## apb_uart
    module apb_uart (
    input  wire        pclk,
    input  wire        presetn,
    input  wire [31:0] paddr,
    input  wire        psel,
    input  wire        penable,
    input  wire        pwrite,
    input  wire [31:0] pwdata,
    output reg  [31:0] prdata,
    output wire        pready,
    output wire        pslverr,
    output wire        tx_o,
    input  wire        rx_i
);
    initial begin
        if (16 < 2) $error("FIFO DEPTH must be >= 2");
    end
    wire rst_n = presetn; 
    assign pready  = 1'b1;   
    assign pslverr = 1'b0;
    reg rx_sync1, rx_sync2;
    always @(posedge pclk or negedge rst_n) begin
        if (!rst_n) begin
            rx_sync1 <= 1'b1;
            rx_sync2 <= 1'b1;
        end else begin
            rx_sync1 <= rx_i;
            rx_sync2 <= rx_sync1; 
        end
    end
    reg  [19:0] baud_divisor;
    wire        s_tick;
    wire [7:0]  tx_fifo_out, rx_fifo_out, rx_data_raw;
    wire        tx_full, tx_empty, rx_full, rx_empty;
    wire        rx_done_tick;
    wire        uart_tx_busy;
    reg         tx_fifo_rd_en;
    reg         uart_tx_start;
    reg  [7:0]  uart_tx_data_latched;
    wire wr_en = psel & penable & pwrite;
    wire rd_en = psel & penable & ~pwrite;
    wire [3:0] addr = paddr[3:0];
    localparam [1:0] S_TX_IDLE = 0, S_TX_POP = 1, S_TX_START = 2;
    reg [1:0] tx_fsm_state;
    always @(posedge pclk or negedge rst_n) begin
        if (!rst_n) begin
  ...
clock: 4.79 ns
lec_check: 0
cap_margin: 20
core_margin: 2
core_utilization: 58
slew_margin: 20
run.sh (not shown) runs the stock make flow with config.mk's settings and CLKGATE_MAP_FILE=.
==> next run, changes <==
- CORE_UTILIZATION: 58 -> 40
- clock period: 4.79 -> 4.88 ns (I/O delays scaled with it)
After rerunning: The changed run produced a clean layout; non-clock buffer count came out lower by 1; worst setup slack gains 230 ps; power came out lower by 2.9%; worst hold slack loses 17 ps; via count stays flat; utilization came out lower by 21 points; routed wire length came out higher by 0.31%; cell area came out higher by 0.58%; sequential share of layout area came out lower by 0.32 points.


apb_uart again, from the RTL that the note above started with.
clock: 4.58 ns
lec_check: 0
cap_margin: 20
core_margin: 2
core_utilization: 70
cts_cluster_diameter: 351
hold_slack_margin: -0.1
max_routing_layer: met4
slew_margin: 20
Edit:
--- a/flow/config.mk
+++ b/flow/config.mk
@@ -7,8 +7,7 @@
 export LEC_CHECK = 0
+export ABC_AREA = 1
 export CAP_MARGIN = 20
 export CORE_MARGIN = 2
-export CORE_UTILIZATION = 70
-export CTS_CLUSTER_DIAMETER = 351
-export HOLD_SLACK_MARGIN = -0.1
-export MAX_ROUTING_LAYER = met4
+export CORE_UTILIZATION = 17
+export PLACE_DENSITY_LB_ADDON = 0.14
 export SLEW_MARGIN = 20
==> flow/constraint.sdc (replaced) <==
create_clock -name core_clock -period 7.75 [get_ports {pclk}]
set_input_delay 1.5500 -clock core_clock [delete_from_list [all_inputs] [get_ports {pclk}]]
set_output_delay 1.5500 -clock core_clock [all_outputs]
set_load 0.01 [all_outputs]
Worst setup slack improves by 2.2 ns.
Final area increases by 9.0%.
Sequential power is lower by 42%.
First-iteration DRC count drops by 42%.
Hold slack gains 0.17 ns.
Via count increases by 6.1%.
Routed wire length rose by 34%.
Sequential share of layout area decreases by 4.7 points.
Critical path depth rose by 2.
Non-clock buffer count drops by 40.
Edit:
--- a/flow/config.mk
+++ b/flow/config.mk
@@ -9,5 +9,8 @@
 export CAP_MARGIN = 20
+export CELL_PAD_IN_SITES_GLOBAL_PLACEMENT = 3
 export CORE_MARGIN = 2
 export CORE_UTILIZATION = 17
+export GPL_TIMING_DRIVEN = 0
 export PLACE_DENSITY_LB_ADDON = 0.14
 export SLEW_MARGIN = 20
+export TNS_END_PERCENT = 60
After rerunning:
- design area grows slightly
- routed wire length went up by roughly a tenth
- count of clock-buffer cells in the layout went down by 1
- global-route usage increases by 1.2 points
- combinational power climbs by a few percent
- final cell count rises slightly
- via count rises slightly
- worst hold slack gets better by 0.038 ns
- core utilization grows by 0.34 points
- total power increases by a few percent
- maximum frequency fell by a few percent


v56:
The RTL this note starts from:
==> flow/design.v <==
module baud_gen #(
    parameter DIV_WIDTH = 20
)(
    input  wire                 clk,
    input  wire                 rst_n,
    input  wire [DIV_WIDTH-1:0] divisor,
    output reg                  tick_16x
);
    reg [DIV_WIDTH-1:0] counter;
    always @(posedge clk or negedge rst_n) begin
        if (!rst_n) begin
            counter  <= 0;
            tick_16x <= 0;
        end else begin
            if (divisor <= 1) begin
                tick_16x <= 1'b0;
                counter  <= 0;
            end
            else if (counter == divisor - 1) begin
                tick_16x <= 1'b1;
                counter  <= 0;
            end 
            else begin
                tick_16x <= 1'b0;
                counter  <= counter + 1;
            end
        end
    end
endmodule
module sync_fifo #(
    parameter DATA_WIDTH = 8,
    parameter DEPTH      = 16
)(
    input  wire                  clk,
    input  wire                  rst_n,
    input  wire                  wr_en,
    input  wire [DATA_WIDTH-1:0] din,
    input  wire                  rd_en,
    output wire [DATA_WIDTH-1:0] dout,  
    output wire                  full,
    output wire                  empty
);
    localparam PTR_WIDTH = $clog2(DEPTH);
    reg [DATA_WIDTH-1:0] mem [0:DEPTH-1];
    reg [PTR_WIDTH:0]    count;
    reg [PTR_WIDTH-1:0]  wr_ptr, rd_ptr;
    assign dout  = mem[rd_ptr];
    assign full  = (count == DEPTH);
    assign empty = (count == 0);
    always @(posedge clk or negedge rst_n) begin
        if (!rst_n) begin
            count  <= 0;
            wr_ptr <= 0;
            rd_ptr <= 0;
        end else begin
            case ({wr_en && !full, rd_en && !empty})
                2'b10: begin  
                    mem[wr_ptr] <= din;
                    wr_ptr      <= (wr_ptr == DEPTH-1) ? 0 : wr_ptr + 1;
                    count       <= count + 1;
                end
                2'b01: begin  
                    rd_ptr      <= (rd_ptr == DEPTH-1) ? 0 : rd_ptr + 1;
                    count       <= count - 1;
                end
                2'b11: begin  
                    mem[wr_ptr] <= din;
                    wr_ptr      <= (wr_ptr == DEPTH-1) ? 0 : wr_ptr + 1;
                    rd_ptr      <= (rd_ptr == DEPTH-1) ? 0 : rd_ptr + 1;
                end
                default: ; 
            endcase
        end
    end
endmodule
module uart_tx (
    input  wire       clk,
    input  wire       rst_n,
    input  wire       tx_start,     
    input  wire [7:0] din,          
    input  wire       s_tick,
    output reg        tx_busy,     
    output reg        tx
);
    localparam [1:0] IDLE=0, START=1, DATA=2, STOP=3;
    reg [1:0] state, next_state;
    reg [3:0] s_count;
    reg [2:0] n_count;
    reg [7:0] tx_reg;
    always @(posedge clk or negedge rst_n) begin
        if (!rst_n) begin
            state   <= IDLE;
            s_count <= 0;
            n_count <= 0;
            tx_reg  <= 0;
            tx      <= 1'b1;
        end else begin
            state <= next_state;
            case (state)
                IDLE: begin
                    tx <= 1'b1;
                    if (tx_start) begin
                        tx_reg  <= din;
                        s_count <= 0;
                    end
                end
                START: begin
                    tx <= 1'b0;
                    n_count <= 0; 
                    if (s_tick) s_count <= (s_count == 15) ? 0 : s_count + 1;
                end
                DATA: begin
                    tx <= tx_reg[0];  
                    if (s_tick) begin
                        if (s_count == 15) begin
                            s_count <= 0;
                            tx_reg  <= tx_reg >> 1;
                            if (n_count < 7) n_count <= n_count + 1;
                        end else s_count <= s_count + 1;
                    end
                end
                STOP: begin
                    tx <= 1'b1;
                    if (s_tick) begin
                        if (s_count == 15) s_count <= 0;
                        else s_count <= s_count + 1;
                    end
                end
            endcase
        end
    end
    always @(*) begin
        next_state = state;
        tx_busy    = 1'b1; 
        case (state)
            IDLE: begin
                tx_busy = 1'b0; 
                if (tx_start) next_state = START;
            end
            START: if (s_tick && s_count == 15) next_state = DATA;
            DATA:  if (s_tick && s_count == 15 && n_count == 7) next_state = STOP;
            STOP:  if (s_tick && s_count == 15) next_state = IDLE;
        endcase
    end
endmodule
module uart_rx (
    input  wire       clk,
    input  wire       rst_n,
    input  wire       rx,          
    input  wire       s_tick,
    output reg  [7:0] dout,
    output reg        rx_done_tick
);
    localparam [1:0] IDLE=0, START=1, DATA=2, STOP=3;
    reg [1:0] state, next_state;
    reg [3:0] s_count;
    reg [2:0] n_count;
    reg [7:0] rx_reg;
    always @(posedge clk or negedge rst_n) begin
        if (!rst_n) begin
            state   <= IDLE;
            s_count <= 0;
            n_count <= 0;
            rx_reg  <= 0;
            dout    <= 0;
            rx_done_tick <= 0;
        end else begin
            state <= next_state;
            rx_done_tick <= 1'b0;
            case (state)
                IDLE: if (~rx) s_count <= 0;
                START: begin
                    n_count <= 0;  
                    if (s_tick) s_count <= (s_count == 7) ? 0 : s_count + 1;
                end
                DATA: if (s_tick) begin
                    if (s_count == 15) begin
                        s_count <= 0;
                        rx_reg <= {rx, rx_reg[7:1]};
                        if (n_count < 7) n_count <= n_count + 1;
                    end else s_count <= s_count + 1;
                end
                STOP: if (s_tick) begin
                    if (s_count == 15) begin
                         rx_done_tick <= 1'b1;
                         dout <= rx_reg;
                         s_count <= 0;
                    end else s_count <= s_count + 1;
                end
            endcase
        end
    end
    always @(*) begin
        next_state = state;
        case (state)
            IDLE:  if (~rx) next_state = START;
            START: if (s_tick && s_count == 7) next_state = (~rx) ? DATA : IDLE;
            DATA:  if (s_tick && s_count == 15 && n_count == 7) next_state = STOP;
            STOP:  if (s_tick && s_count == 15) next_state = IDLE;
        endcase
    end
endmodule
    module apb_uart (
    input  wire        pclk,
    input  wire        presetn,
    input  wire [31:0] paddr,
    input  wire        psel,
    input  wire        penable,
    input  wire        pwrite,
    input  wire [31:0] pwdata,
    output reg  [31:0] prdata,
    output wire        pready,
    output wire        pslverr,
    output wire        tx_o,
    input  wire        rx_i
);
    initial begin
        if (16 < 2) $error("FIFO DEPTH must be >= 2");
    end
    wire rst_n = presetn; 
    assign pready  = 1'b1;   
    assign pslverr = 1'b0;
    reg rx_sync1, rx_sync2;
    always @(posedge pclk or negedge rst_n) begin
        if (!rst_n) begin
            rx_sync1 <= 1'b1;
            rx_sync2 <= 1'b1;
        end else begin
            rx_sync1 <= rx_i;
            rx_sync2 <= rx_sync1; 
        end
    end
    reg  [19:0] baud_divisor;
    wire        s_tick;
    wire [7:0]  tx_fifo_out, rx_fifo_out, rx_data_raw;
    wire        tx_full, tx_empty, rx_full, rx_empty;
    wire        rx_done_tick;
    wire        uart_tx_busy;
    reg         tx_fifo_rd_en;
    reg         uart_tx_start;
    reg  [7:0]  uart_tx_data_latched;
    wire wr_en = psel & penable & pwrite;
    wire rd_en = psel & penable & ~pwrite;
    wire [3:0] addr = paddr[3:0];
    localparam [1:0] S_TX_IDLE = 0, S_TX_POP = 1, S_TX_START = 2;
    reg [1:0] tx_fsm_state;
    always @(posedge pclk or negedge rst_n) begin
        if (!rst_n) begin
            tx_fsm_state   <= S_TX_IDLE;
            tx_fifo_rd_en  <= 0;
            uart_tx_start  <= 0;
            uart_tx_data_latched <= 0;
        end else begin
            tx_fifo_rd_en <= 0;
            uart_tx_start <= 0;
            case (tx_fsm_state)
                S_TX_IDLE: begin
                    if (!tx_empty && !uart_tx_busy && !uart_tx_start) begin  
                        tx_fifo_rd_en <= 1; 
                        uart_tx_data_latched <= tx_fifo_out;
                        tx_fsm_state <= S_TX_START;
                    end
                end
                S_TX_START: begin
                    uart_tx_start <= 1; 
                    tx_fsm_state  <= S_TX_IDLE;
                end
                default: tx_fsm_state <= S_TX_IDLE;
            endcase
        end
    end
    always @(posedge pclk or negedge rst_n) begin
        if (!rst_n) baud_divisor <= 20'd325;
        else if (wr_en && addr == 4'h08) baud_divisor <= pwdata[19:0];
    end
    always @(*) begin
        prdata = 32'b0;
        case (addr)
            4'h00: prdata = {24'b0, rx_fifo_out}; 
            4'h04: prdata = {30'b0, rx_empty, tx_full};
            4'h08: prdata = {12'b0, baud_divisor};
            default: prdata = 32'b0;
        endcase
    end
    baud_gen #(.DIV_WIDTH(20)) u_baud (
        .clk(pclk), .rst_n(rst_n),
        .divisor(baud_divisor), .tick_16x(s_tick)
    );
    sync_fifo #(.DATA_WIDTH(8), .DEPTH(16)) u_tx_fifo (
        .clk(pclk), .rst_n(rst_n),
        .wr_en(wr_en && (addr == 4'h00)),
        .din(pwdata[7:0]),
        .rd_en(tx_fifo_rd_en), 
        .dout(tx_fifo_out), 
        .full(tx_full), .empty(tx_empty)
    );
    uart_tx u_tx (
        .clk(pclk), .rst_n(rst_n),
        .tx_start(uart_tx_start),
        .din(uart_tx_data_latched),
        .s_tick(s_tick),
        .tx_busy(uart_tx_busy),
        .tx(tx_o)
    );
    sync_fifo #(.DATA_WIDTH(8), .DEPTH(16)) u_rx_fifo (
        .clk(pclk), .rst_n(rst_n),
        .wr_en(rx_done_tick),
        .din(rx_data_raw),
        .rd_en(rd_en && (addr == 4'h00)),
        .dout(rx_fifo_out),
        .full(rx_full), .empty(rx_empty)
    );
    uart_rx u_rx (
        .clk(pclk), .rst_n(rst_n),
        .rx(rx_sync2), 
        .s_tick(s_tick),
        .dout(rx_data_raw),
        .rx_done_tick(rx_done_tick)
    );
endmodule
clock: 2.71 ns
lec_check: 0
abc_area: 1
cap_margin: 35
core_aspect_ratio: 1.03
core_margin: 2
core_utilization: 72
cts_cluster_diameter: 354
cts_cluster_size: 15
gpl_routability_driven: 0
hold_slack_margin: 0.27
min_routing_layer: met1
place_density_lb_addon: 0.01
setup_slack_margin: -0.09
slew_margin: 20
Finished, but not clean: v56, with negative setup slack.
Relative to v56, the following input files were edited for v33:
- changing CAP_MARGIN from 35 to 5
- removing HOLD_SLACK_MARGIN (formerly 0.27)
- changing SETUP_SLACK_MARGIN from -0.09 to 0.79
- changing CTS_CLUSTER_SIZE from 15 to 24
### Flow results
Each of v56 and v33 falls short of a clean finish.
v56 -> v33: overall routed net length increased by more than a quarter
Diff v33..v56 | area after synthesis | unchanged
v33 packs its core tighter than v56.
v33 ends up with higher clock skew than v56 does.
## Diff of input files: v50 against v33
- CTS_CLUSTER_DIAMETER: 354 -> 343
- MIN_ROUTING_LAYER: met1 -> unset
- CORE_ASPECT_RATIO: 1.03 -> unset
- SETUP_SLACK_MARGIN: 0.79 -> unset
- CAP_MARGIN: 5 -> 20
- GPL_ROUTABILITY_DRIVEN: 0 -> unset
- PLACE_DENSITY_LB_ADDON: 0.01 -> unset
- CTS_CLUSTER_SIZE: 24 -> unset
- the clock period (ns, I/O delays scaled along): 2.71 -> 2.76
Findings:
Compare v33 and v50 | global-route total usage across every layer higher: v50
Between v33 and v50, power is lower for v33, v50 comes in above that.
[flow] v33 | stages: complete | final checks: fail | reason: negative setup slack
Final checks on v50, whose flow otherwise completed, came back failing, citing negative setup slack.
Measured against each other, v33 and v50 differ in number of standard cells in the final layout excluding fillers, the lower figure coming from v33.
~same overall chip area in v33 and v50
As far as clock sink total is concerned, v33 and v50 perform about the same.
Comparing v33 and v50, the lower count of clock-buffer cells in the layout is on v33.
v33 ended up with in -> async as its class of the worst hold path; v50 ended up with reg -> reg.
[inputs] v9 vs v50
- putting CTS_CLUSTER_SIZE at 10 where nothing was set
- putting PLACE_DENSITY at 0.86 where nothing was set
In v9 the setup slack turned out 0.43 ns lower than in v50. Compared with v50, v9 shows a internal power that is about 0.32% higher. The flow completed for v9, but it is not clean: the layout still shows negative setup slack. Final weighted congestion of routability-driven global placement, v50 and v9: smaller value in v9. Compared with v50, the router placed more vias in v9.
Input-level comparison between v49 and v9:
- CORE_UTILIZATION now 68, was 72
- CTS_CLUSTER_DIAMETER now 361, was 343
- CTS_CLUSTER_SIZE no longer set, was 10
- PLACE_DENSITY no longer set, was 0.86
- the clock period (ns, I/O delays scaled along) now 2.73, was 2.76
==> comparison <==
| v49 | all stages done | FAIL | negative setup slack |. Met2 layer wire length in the routed design (v49 over v9): decrease, about 23%. For v49, the critical path's slowest cell was sky130_fd_sc_hd__dfrtp_1, unlike v9, where it was sky130_fd_sc_hd__dfrtp_2. Against v9, v49 comes in 0.28 ns lower on hold slack. v49 ends up with lower wire length after detailed routing than v9 does. Of v49 and v9, v49 shows the lower met2 routing resource usage after global routing, with v9 above it. v49 vs v9 — floorplan core area climbed by a few percent. Between v49 and v9, the worst slack at placement is lower for v49. Looking at sequential share of cell area, v49 sits above v9.
Changes in v43 relative to v49:
- setting CTS_CLUSTER_SIZE to 16 for the first time
- changing CORE_UTILIZATION from 68 to 70
- removing CTS_CLUSTER_DIAMETER (formerly 361)
- changing the clock period (ns, I/O delays scaled along) from 2.73 to 3.56
==> results <==
- Every run in v49 and v43 closed cleanly, with the single exception of v49.
- v49: complete, dirty (negative setup slack)
- Looking at pin slew with the least headroom to its limit, v43 sits above v49.
- Against v49 as the reference, v43 delivers a lower multi-input gate share of the layout cell area.
- Clock insertion delay at the later pin of the skew report across v49 and v43: no real change.
- Comparing v49 and v43, the higher required arrival time at the worst endpoint is on v43.
Power is estimated from default activity; no workload was simulated.
